==> build 69: inputs <==
// accel_display
module accel_display(
	input 		          		clk,         
	input 		          		reset_n,
	input 		     [1:0]		SW,
	input 		          		data_update,
	input 		     [15:0]		data_x,
	input 		     [15:0]		data_y,
	output		     [7:0]		HEX0,
	output		     [7:0]		HEX1,
	output		     [7:0]		HEX2,
	output		     [7:0]		HEX3,
	output		reg  [3:0]		VGA_B,
	output		reg  [3:0]		VGA_G,
	output		reg          	VGA_HS,
	output		reg  [3:0]		VGA_R,
	output		reg          	VGA_VS
);
Settings: LEC_CHECK=0, ABC_AREA=1, CAP_MARGIN=20, CORE_MARGIN=2, CORE_UTILIZATION=69, CTS_CLUSTER_DIAMETER=59, GPL_ROUTABILITY_DRIVEN=0, GPL_TIMING_DRIVEN=1, MAX_ROUTING_LAYER=met4, PLACE_DENSITY=0.6, SETUP_SLACK_MARGIN=0.77, SLEW_MARGIN=20; clock period 26.9 ns.
run.sh (not shown) runs the stock make flow with config.mk's settings and CLKGATE_MAP_FILE=.
==> build 44: changes against build 69 <==
==> flow/config.mk (replaced) <==
export PLATFORM = sky130hd
export DESIGN_NAME = accel_display
export DESIGN_NICKNAME = accel_display
export VERILOG_FILES = /design/flow/design.v
export SDC_FILE = /design/flow/constraint.sdc
export NUM_CORES = 4
export LEC_CHECK = 0
export ABC_AREA = 1
export CAP_MARGIN = 20
export CORE_MARGIN = 2
export CORE_UTILIZATION = 70
export CTS_CLUSTER_SIZE = 34
export HOLD_SLACK_MARGIN = 0.29
export SETUP_SLACK_MARGIN = 1.6
export SLEW_MARGIN = 20
==> flow/constraint.sdc (replaced) <==
create_clock -name core_clock -period 9.85 [get_ports {clk}]
set_input_delay 1.9700 -clock core_clock [delete_from_list [all_inputs] [get_ports {clk}]]
set_output_delay 1.9700 -clock core_clock [all_outputs]
set_load 0.01 [all_outputs]
==> trial 8: changes against build 69 <==
==> flow/config.mk (replaced) <==
export PLATFORM = sky130hd
export DESIGN_NAME = accel_display
export DESIGN_NICKNAME = accel_display
export VERILOG_FILES = /design/flow/design.v
export SDC_FILE = /design/flow/constraint.sdc
export NUM_CORES = 4
export LEC_CHECK = 0
export ABC_AREA = 1
export CAP_MARGIN = 20
export CORE_MARGIN = 2
export CORE_UTILIZATION = 70
export PLACE_DENSITY = 0.6
export SLEW_MARGIN = 20
==> flow/constraint.sdc (replaced) <==
create_clock -name core_clock -period 10.1 [get_ports {clk}]
set_input_delay 2.0200 -clock core_clock [delete_from_list [all_inputs] [get_ports {clk}]]
set_output_delay 2.0200 -clock core_clock [all_outputs]
set_load 0.01 [all_outputs]
==> results <==
Against trial 8, the power of build 69 is smaller by 70%.
Wire length: build 69 is lower than trial 8 (15%).
Build 69 finished clean. Trial 8 reached the layout checks and failed them: setup timing. Build 44 stopped in 5_1_grt.
Of trial 8 and build 69, trial 8 has the higher first-iteration DRC count (gap 23%, measured against build 69).
Against build 69, the sequential share of layout area of trial 8 is lower by 2.6 points.
==> figures <==
quantity                                                       build 69                   trial 8        build 44
Total Power                                                   0.00379 W                  0.0125 W               -
Cell area after placement                                     35700 µm²                 37300 µm²       37900 µm²
Routed vias                                                       27629                     29960               -
Core Util at FP                                                   69.7%                     71.1%           71.1%
Diodes inserted                                                       1                         0               -
Most used cell, CP                               sky130_fd_sc_hd__inv_1  sky130_fd_sc_hd__nand2_1               -
Status                                         timing/DRC/antenna clean  finished with violations  did not finish
Failing step                                                          -                         -         5_1_grt
Reasons for failing layout checks                                     -              setup timing               -
Clock buffer instance count of the final layout                      82                        79               -
Seq pwr                                                      0.000869 W                 0.00231 W               -
End point of the most critical hold path                         VGA_HS                    VGA_VS               -

========
==> tundra: inputs <==
Starting RTL as in the previous note.
clock: 11.8 ns
lec_check: 0
cap_margin: 20
core_margin: 2
core_utilization: 60
setup_slack_margin: 3.42
slew_margin: 20
==> inputs of maple, as changes to tundra <==
- CORE_UTILIZATION: 60 -> 40
- PLACE_DENSITY: unset -> 0.6
- SETUP_SLACK_MARGIN: 3.42 -> unset
==> flow/constraint.sdc (replaced) <==
create_clock -name core_clock -period 11.1 [get_ports {clk}]
set_input_delay 2.2200 -clock core_clock [delete_from_list [all_inputs] [get_ports {clk}]]
set_output_delay 2.2200 -clock core_clock [all_outputs]
set_load 0.01 [all_outputs]
==> comparison table <==
|  | tundra | maple |
|---|---|---|
| CORE AREA | 0.0567 mm² | 0.0854 mm² |
| Number of clock buffer instances in the layout | 78 | 89 |
| Layout Area Growth over Synthesis | 20.0% | 20.0% |
| Cells on worst reg2reg path | 48 | 51 |
| First-pass GRT wire length | 126000 µm | 119000 µm |
| Portion of total power attributed to the clock network | 0.454 | 0.459 |
| Result of the run | finished clean | finished clean |
| Reported sequential group power | 1.82 mW | 1.94 mW |
| Core utilization before placement | 0.610 | 0.405 |
| Met2 track utilization from global routing | 0.473 | 0.265 |
| Util after Layout | 0.731 | 0.486 |
| Detailed router's first-iteration violation count | 1222 | 1208 |
| Part of the power in registers | 0.445 | 0.443 |
| Non-clock buffers, area share | 0.0555 | 0.0664 |
| Number of fill cells in the layout | 4273 | 8032 |
| Maximum number of pins on one net before global-route repair | 175 | 211 |
| Worst-path maximum fanout | 4 | 5 |
| Post-DR wirelength/cell | 16.7 µm | 14.1 µm |
| Combinational logic power | 0.417 mW | 0.426 mW |
| Num CTS Buffers | 57 | 60 |
| Post CTS Setup Buffer Count | 118 | 36 |
| Cell Rows | 87 | 107 |
| Minimum setup slack after placement | -124 ps | -860 ps |
| Flop area | 0.0107 mm² | 0.0106 mm² |
| Clock Skews | 37.0 ps | 22.1 ps |

========
==> inputs of run a <==
accel_display again, from the RTL that the note above started with.
clock: 26.9 ns
lec_check: 0
abc_area: 0
cap_margin: 20
cell_pad_in_sites_global_placement: 2
core_margin: 10
core_utilization: 69
cts_cluster_diameter: 59
cts_cluster_size: 16
gpl_routability_driven: 1
gpl_timing_driven: 0
max_routing_layer: met5
place_density_lb_addon: 0.05
setup_slack_margin: 0.77
slew_margin: 20
tns_end_percent: 60
==> run b (differences from run a) <==
Settings changed: ABC_AREA 0 to 1, CELL_PAD_IN_SITES_GLOBAL_PLACEMENT 2 to default, CORE_MARGIN 10 to 2, CORE_UTILIZATION 69 to 71, CTS_CLUSTER_DIAMETER 59 to 238, CTS_CLUSTER_SIZE 16 to 72, GPL_ROUTABILITY_DRIVEN 1 to default, GPL_TIMING_DRIVEN 0 to default, MAX_ROUTING_LAYER met5 to default, PLACE_DENSITY from default to 0.6, PLACE_DENSITY_LB_ADDON 0.05 to default, SETUP_SLACK_MARGIN 0.77 to default, TNS_END_PERCENT 60 to default.
==> flow/constraint.sdc (replaced) <==
create_clock -name core_clock -period 9.11 [get_ports {clk}]
set_input_delay 1.8220 -clock core_clock [delete_from_list [all_inputs] [get_ports {clk}]]
set_output_delay 1.8220 -clock core_clock [all_outputs]
set_load 0.01 [all_outputs]
==> run c (differences from run a) <==
Settings changed: ABC_AREA 0 to default, CELL_PAD_IN_SITES_GLOBAL_PLACEMENT 2 to default, CORE_MARGIN 10 to 2, CORE_UTILIZATION 69 to 68, CTS_CLUSTER_DIAMETER 59 to default, CTS_CLUSTER_SIZE 16 to 41, GPL_ROUTABILITY_DRIVEN 1 to default, GPL_TIMING_DRIVEN 0 to default, MAX_ROUTING_LAYER met5 to default, PLACE_DENSITY_LB_ADDON 0.05 to default, SETUP_SLACK_MARGIN 0.77 to 3.8, TNS_END_PERCENT 60 to default.
==> flow/constraint.sdc (replaced) <==
create_clock -name core_clock -period 13.2 [get_ports {clk}]
set_input_delay 2.6400 -clock core_clock [delete_from_list [all_inputs] [get_ports {clk}]]
set_output_delay 2.6400 -clock core_clock [all_outputs]
set_load 0.01 [all_outputs]
==> flow_summary.ini <==
; yosys + openroad results
[synth]
synthDistinctLibCells = 113
synth.avg_cell_area_um2 = 9.62
adder_share_pct = 23.5
mux_share_pct = 14.4
topCellsByArea = dfxtp_1 (31%), fa_1 (18%), mux2i_1 (14%)
synth_seq_share_pct = 30.7

[outcome]
status = stopped before the end
stop_error = [ERROR FLW-0024] Place density exceeds 1.0 (current PLACE_DENSITY_LB_ADDON =  0.05). Please check if the value of  PLACE_DENSITY_LB_ADDON is between 0 and 0.99.
stop_stage = 3_1_place_gp_skip_io

[floorplan]
core_region_area_um2 = 49300
The numbers above come from run a.

==> flow_summary.ini <==
; yosys + openroad results
[outcome]
status = stopped before the end
stop_stage = 5_1_grt
stop_error = [ERROR GRT-0232] Routing congestion too high. Check the congestion heatmap in the GUI.

[synth]
mux_share_pct = 0
synth.avg_cell_area_um2 = 7.77
synth_seq_share_pct = 30.5
edf_count = 0
synthDistinctLibCells = 69
adder_share_pct = 23.3
yosys_warnings = 6

[floorplan]
core_region_area_um2 = 48700

[global_route]
use_met2_pct = 82.5
The numbers above come from run b.

==> flow_summary.ini <==
; synthesis and place-and-route metrics
[clock_tree]
clk-insertion-delay-late_ns = 0.63

[critical_path]
cp.depth = 44

[detailed_routing]
via_per_inst = 5.83

[global_route]
antenna_found_initial = 0
grt_overflow = 0

[synth]
mux_share_pct = 14.4
topCellsByArea = dfxtp_1 (31%), fa_1 (18%), mux2i_1 (14%)
synth.avg_cell_area_um2 = 9.62
synth_seq_share_pct = 30.7
adder_share_pct = 23.5

[layout]
nNonClkBuffers = 302

[floorplan]
core_region_area_um2 = 50200

[placement]
place.gp.congestion = 0.860

[outcome]
status = timing/DRC/antenna clean
The numbers above come from run c.


========
==> v37: inputs <==
Starting RTL as in the previous note.
make LEC_CHECK=0 CAP_MARGIN=20 CORE_ASPECT_RATIO=0.51 CORE_MARGIN=7 CORE_UTILIZATION=46 CTS_CLUSTER_DIAMETER=62 CTS_CLUSTER_SIZE=52 MAX_ROUTING_LAYER=met4 MIN_ROUTING_LAYER=met1 PLACE_DENSITY_LB_ADDON=0.05 SLEW_MARGIN=20 TNS_END_PERCENT=50 finish   # period 9.95 ns
==> v16 (differences from v37) <==
- ABC_AREA: unset -> 1
- CORE_ASPECT_RATIO: 0.51 -> unset
- CORE_MARGIN: 7 -> 2
- CORE_UTILIZATION: 46 -> 61
- CTS_CLUSTER_DIAMETER: 62 -> 238
- CTS_CLUSTER_SIZE: 52 -> unset
- MAX_ROUTING_LAYER: met4 -> unset
- MIN_ROUTING_LAYER: met1 -> unset
- PLACE_DENSITY: unset -> 0.6
- PLACE_DENSITY_LB_ADDON: 0.05 -> unset
- TNS_END_PERCENT: 50 -> unset
==> flow/constraint.sdc (replaced) <==
create_clock -name core_clock -period 12.4 [get_ports {clk}]
set_input_delay 2.4800 -clock core_clock [delete_from_list [all_inputs] [get_ports {clk}]]
set_output_delay 2.4800 -clock core_clock [all_outputs]
set_load 0.01 [all_outputs]
==> v23 (differences from v37) <==
- CORE_ASPECT_RATIO: 0.51 -> unset
- CORE_MARGIN: 7 -> 2
- CORE_UTILIZATION: 46 -> 61
- CTS_CLUSTER_DIAMETER: 62 -> unset
- CTS_CLUSTER_SIZE: 52 -> unset
- MAX_ROUTING_LAYER: met4 -> unset
- MIN_ROUTING_LAYER: met1 -> unset
- PLACE_DENSITY_LB_ADDON: 0.05 -> unset
- SETUP_SLACK_MARGIN: unset -> 3.63
- TNS_END_PERCENT: 50 -> unset
==> flow/constraint.sdc (replaced) <==
create_clock -name core_clock -period 13.1 [get_ports {clk}]
set_input_delay 2.6200 -clock core_clock [delete_from_list [all_inputs] [get_ports {clk}]]
set_output_delay 2.6200 -clock core_clock [all_outputs]
set_load 0.01 [all_outputs]
==> v10 (differences from v37) <==
- ABC_AREA: unset -> 1
- CAP_MARGIN: 20 -> 5
- CORE_ASPECT_RATIO: 0.51 -> unset
- CORE_MARGIN: 7 -> 2
- CORE_UTILIZATION: 46 -> 72
- CTS_CLUSTER_DIAMETER: 62 -> 227
- CTS_CLUSTER_SIZE: 52 -> unset
- MAX_ROUTING_LAYER: met4 -> unset
- MIN_ROUTING_LAYER: met1 -> unset
- PLACE_DENSITY_LB_ADDON: 0.05 -> unset
- SETUP_SLACK_MARGIN: unset -> 2.72
- TNS_END_PERCENT: 50 -> unset
==> flow/constraint.sdc (replaced) <==
create_clock -name core_clock -period 10.6 [get_ports {clk}]
set_input_delay 2.1200 -clock core_clock [delete_from_list [all_inputs] [get_ports {clk}]]
set_output_delay 2.1200 -clock core_clock [all_outputs]
set_load 0.01 [all_outputs]
==> flow_summary.html <==
<h3>Flow metrics</h3>
<table>
<tr><th>Metric</th><th>Value</th></tr>
<tr><th colspan="2">Cells and area</th></tr>
<tr><td>Flip-flop and latch count</td><td>531</td></tr>
<tr><td>Count of plain and timing-repair buffers</td><td>532</td></tr>
<tr><td>Fraction of area in clock buffers and inverters</td><td>3.22%</td></tr>
<tr><th colspan="2">Status</th></tr>
<tr><td>Set of violated layout checks</td><td>negative setup slack</td></tr>
<tr><td>Run status</td><td>finished with violations</td></tr>
<tr><th colspan="2">Final timing</th></tr>
<tr><td>Smallest setup slack after layout</td><td>-996 ps</td></tr>
<tr><td>Max-slew violation total from the final report</td><td>0</td></tr>
<tr><td>Final setup vio count</td><td>38</td></tr>
<tr><th colspan="2">GRT</th></tr>
<tr><td>Most utilized layer in the global route result</td><td>met1</td></tr>
<tr><th colspan="2">Floorplanning</th></tr>
<tr><td>Core region area</td><td>74,000 sq um</td></tr>
<tr><th colspan="2">Logic synthesis</th></tr>
<tr><td>Sequential fraction of the synthesis area</td><td>30.7%</td></tr>
<tr><th colspan="2">Drt</th></tr>
<tr><td>Per-cell via count in the routed design</td><td>5.05</td></tr>
</table>
(the above is from v37)
==> flow_summary.html <==
<h3>Flow metrics</h3>
<table>
<tr><th>Metric</th><th>Value</th></tr>
<tr><th colspan="2">Final timing</th></tr>
<tr><td>Smallest setup slack after layout</td><td>863 ps</td></tr>
<tr><td>Max-slew violation total from the final report</td><td>0</td></tr>
<tr><th colspan="2">GRT</th></tr>
<tr><td>Most utilized layer in the global route result</td><td>met2</td></tr>
<tr><td>GRT met2 Usage</td><td>40.0%</td></tr>
<tr><th colspan="2">Floorplanning</th></tr>
<tr><td>Core region area</td><td>56,500 sq um</td></tr>
<tr><th colspan="2">Status</th></tr>
<tr><td>Run status</td><td>finished clean</td></tr>
<tr><th colspan="2">Drt</th></tr>
<tr><td>Per-cell via count in the routed design</td><td>5.16</td></tr>
<tr><th colspan="2">Cells and area</th></tr>
<tr><td>Count of plain and timing-repair buffers</td><td>84</td></tr>
<tr><td>Multi-input gate share of total cell area</td><td>55.3%</td></tr>
<tr><td>Flip-flop and latch count</td><td>531</td></tr>
</table>
(the above is from v16)
==> flow_summary.html <==
<h3>Flow metrics</h3>
<table>
<tr><th>Metric</th><th>Value</th></tr>
<tr><th colspan="2">Status</th></tr>
<tr><td>Run status</td><td>finished clean</td></tr>
<tr><th colspan="2">Logic synthesis</th></tr>
<tr><td>Sequential fraction of the synthesis area</td><td>30.7%</td></tr>
<tr><th colspan="2">Final timing</th></tr>
<tr><td>Max-slew violation total from the final report</td><td>0</td></tr>
<tr><th colspan="2">Floorplanning</th></tr>
<tr><td>Core region area</td><td>56,200 sq um</td></tr>
<tr><th colspan="2">GRT</th></tr>
<tr><td>Most utilized layer in the global route result</td><td>met2</td></tr>
<tr><th colspan="2">Cells and area</th></tr>
<tr><td>Flip-flop and latch count</td><td>531</td></tr>
</table>
(the above is from v23)
==> flow_summary.html <==
<!-- implementation run metrics -->
<table>
<tr><th>Metric</th><th>Value</th></tr>
<tr><th colspan="2">GRT</th></tr>
<tr><td>Sum of overflow across all layers after global routing</td><td>531</td></tr>
<tr><td>Most utilized layer in the global route result</td><td>met2</td></tr>
<tr><th colspan="2">Logic synthesis</th></tr>
<tr><td>Sequential fraction of the synthesis area</td><td>30.5%</td></tr>
<tr><td>Async set-reset flop share out of synthesis</td><td>0%</td></tr>
<tr><th colspan="2">Floorplanning</th></tr>
<tr><td>Core region area</td><td>47,700 sq um</td></tr>
<tr><th colspan="2">Status</th></tr>
<tr><td>Failed at</td><td>5_1_grt</td></tr>
<tr><td>Run status</td><td>aborted with a tool error</td></tr>
<tr><td>First error</td><td>[ERROR GRT-0232] Routing congestion too high. Check the congestion heatmap in the GUI.</td></tr>
</table>
(the above is from v10)
Power and IR drop assume default switching activity.
